==> willow: inputs <==
==> flow/design.v <==
`timescale 1ns / 1ps
module div_iter (
  input div_clk,
  input resetn,
  input div,
  input div_signed,
  input [31:0] x,
  input [31:0] y,
  output [31:0]s,
  output [31:0] r,
  output reg complete
  );
  wire s_sign;
  wire r_sign;
  wire [31:0] x_abs;
  wire [31:0] y_abs;
  assign s_sign = div_signed ? (x[31] ^ y[31]) : 1'b0;
  assign r_sign = div_signed ? x[31] : 1'b0;
  assign x_abs  = div_signed ? (x[31] ? ~x + 32'd1 : x) : x;
  assign y_abs  = div_signed ? (y[31] ? ~y + 32'd1 : y) : y;
  wire [63:0] op_x_tmp;
  wire [32:0] op_x_high;
  wire        op_x_update;
  wire [32:0] sub_res;
  wire [31:0] r_tmp;
  wire [31:0] s_tmp1;
  reg  [63:0] op_x;
  reg  [32:0] op_y;
  reg  [5:0]  count;
  reg  [31:0] s_tmp;
  always @ ( posedge div_clk )
  begin
    if(!resetn)
    begin
      complete <= 1'b0;
      count    <= 6'd0;
      s_tmp    <= 32'd0;
    end
    else if(div&&!complete)
    begin
      if(count == 6'd0)
      begin
        op_x <= {32'd0,x_abs};
        op_y <= {1'b0,y_abs};
      end
      else if(op_x_update)
      begin
        op_x <= {sub_res,op_x_tmp[30:0]};
      end
      else if(!op_x_update)
        op_x <= op_x_tmp;
      count <= count == 6'd32 ? 6'd0 : count + 6'd1;
      complete <= count == 6'd32 ? 1'b1 : complete;
      s_tmp <= {s_tmp1[31:1],op_x_update};
    end
    else if(complete)
      complete <= 1'b0;
  end
assign s_tmp1 = (count == 6'd0) ? s_tmp : s_tmp << 1;
assign op_x_tmp = (count == 6'd0 || count == 6'd1) ? op_x : op_x << 1;
assign op_x_high = op_x_tmp[63:31];
assign sub_res = op_x_high + ~op_y + 1;
assign op_x_update = ~sub_res[32];
assign r_tmp = complete ? op_x[62:31] : 32'd0;
assign s = div_signed ? (s_sign ? ~s_tmp + 32'd1 : s_tmp) : s_tmp;
assign r = div_signed ? (r_sign ? ~r_tmp + 32'd1 : r_tmp) : r_tmp;
endmodule  
==> flow/run.sh <==
#!/bin/bash
# the make line also repeats each setting of config.mk as NAME=value (left out here)
make -C /OpenROAD-flow-scripts/flow DESIGN_CONFIG=/design/flow/config.mk WORK_HOME=/design/flow/orfs CLKGATE_MAP_FILE= finish
==> flow/config.mk <==
export PLATFORM = sky130hd
export DESIGN_NAME = div_iter
export DESIGN_NICKNAME = div_iter
export VERILOG_FILES = /design/flow/design.v
export SDC_FILE = /design/flow/constraint.sdc
export NUM_CORES = 4
export LEC_CHECK = 0
export ABC_AREA = 0
export CAP_MARGIN = 20
export CELL_PAD_IN_SITES_GLOBAL_PLACEMENT = 0
export CORE_ASPECT_RATIO = 1.23
export CORE_MARGIN = 2
export CORE_UTILIZATION = 72
export CTS_CLUSTER_DIAMETER = 250
export CTS_CLUSTER_SIZE = 72
export GPL_ROUTABILITY_DRIVEN = 0
export GPL_TIMING_DRIVEN = 1
export HOLD_SLACK_MARGIN = 0.13
export PLACE_DENSITY_LB_ADDON = 0.0
export SETUP_SLACK_MARGIN = 0.18
export SLEW_MARGIN = 20
export TNS_END_PERCENT = 40
==> flow/constraint.sdc <==
create_clock -name core_clock -period 2.09 [get_ports {div_clk}]
set_input_delay 0.4180 -clock core_clock [delete_from_list [all_inputs] [get_ports {div_clk}]]
set_output_delay 0.4180 -clock core_clock [all_outputs]
set_load 0.01 [all_outputs]
==> ember (differences from willow) <==
- ABC_AREA: 0 -> 1
- CELL_PAD_IN_SITES_GLOBAL_PLACEMENT: 0 -> unset
- CORE_ASPECT_RATIO: 1.23 -> unset
- CORE_UTILIZATION: 72 -> 62
- CTS_CLUSTER_DIAMETER: 250 -> 374
- CTS_CLUSTER_SIZE: 72 -> 100
- GPL_ROUTABILITY_DRIVEN: 0 -> unset
- GPL_TIMING_DRIVEN: 1 -> unset
- HOLD_SLACK_MARGIN: 0.13 -> unset
- PLACE_DENSITY: unset -> 0.43
- PLACE_DENSITY_LB_ADDON: 0.0 -> unset
- SETUP_SLACK_MARGIN: 0.18 -> unset
- TNS_END_PERCENT: 40 -> unset
==> flow/constraint.sdc (replaced) <==
create_clock -name core_clock -period 3.5 [get_ports {div_clk}]
set_input_delay 0.7000 -clock core_clock [delete_from_list [all_inputs] [get_ports {div_clk}]]
set_output_delay 0.7000 -clock core_clock [all_outputs]
set_load 0.01 [all_outputs]
==> comparison <==
willow ended with an error in detailed placement (3_5_place_dp), error DPL-0038. ember ran to the end with violations: setup timing.
Synthesized cell count: ember is larger than willow (42%).
Synthesized area: ember is larger than willow (13%).
In willow the die size is lower than in ember, by about 23%.
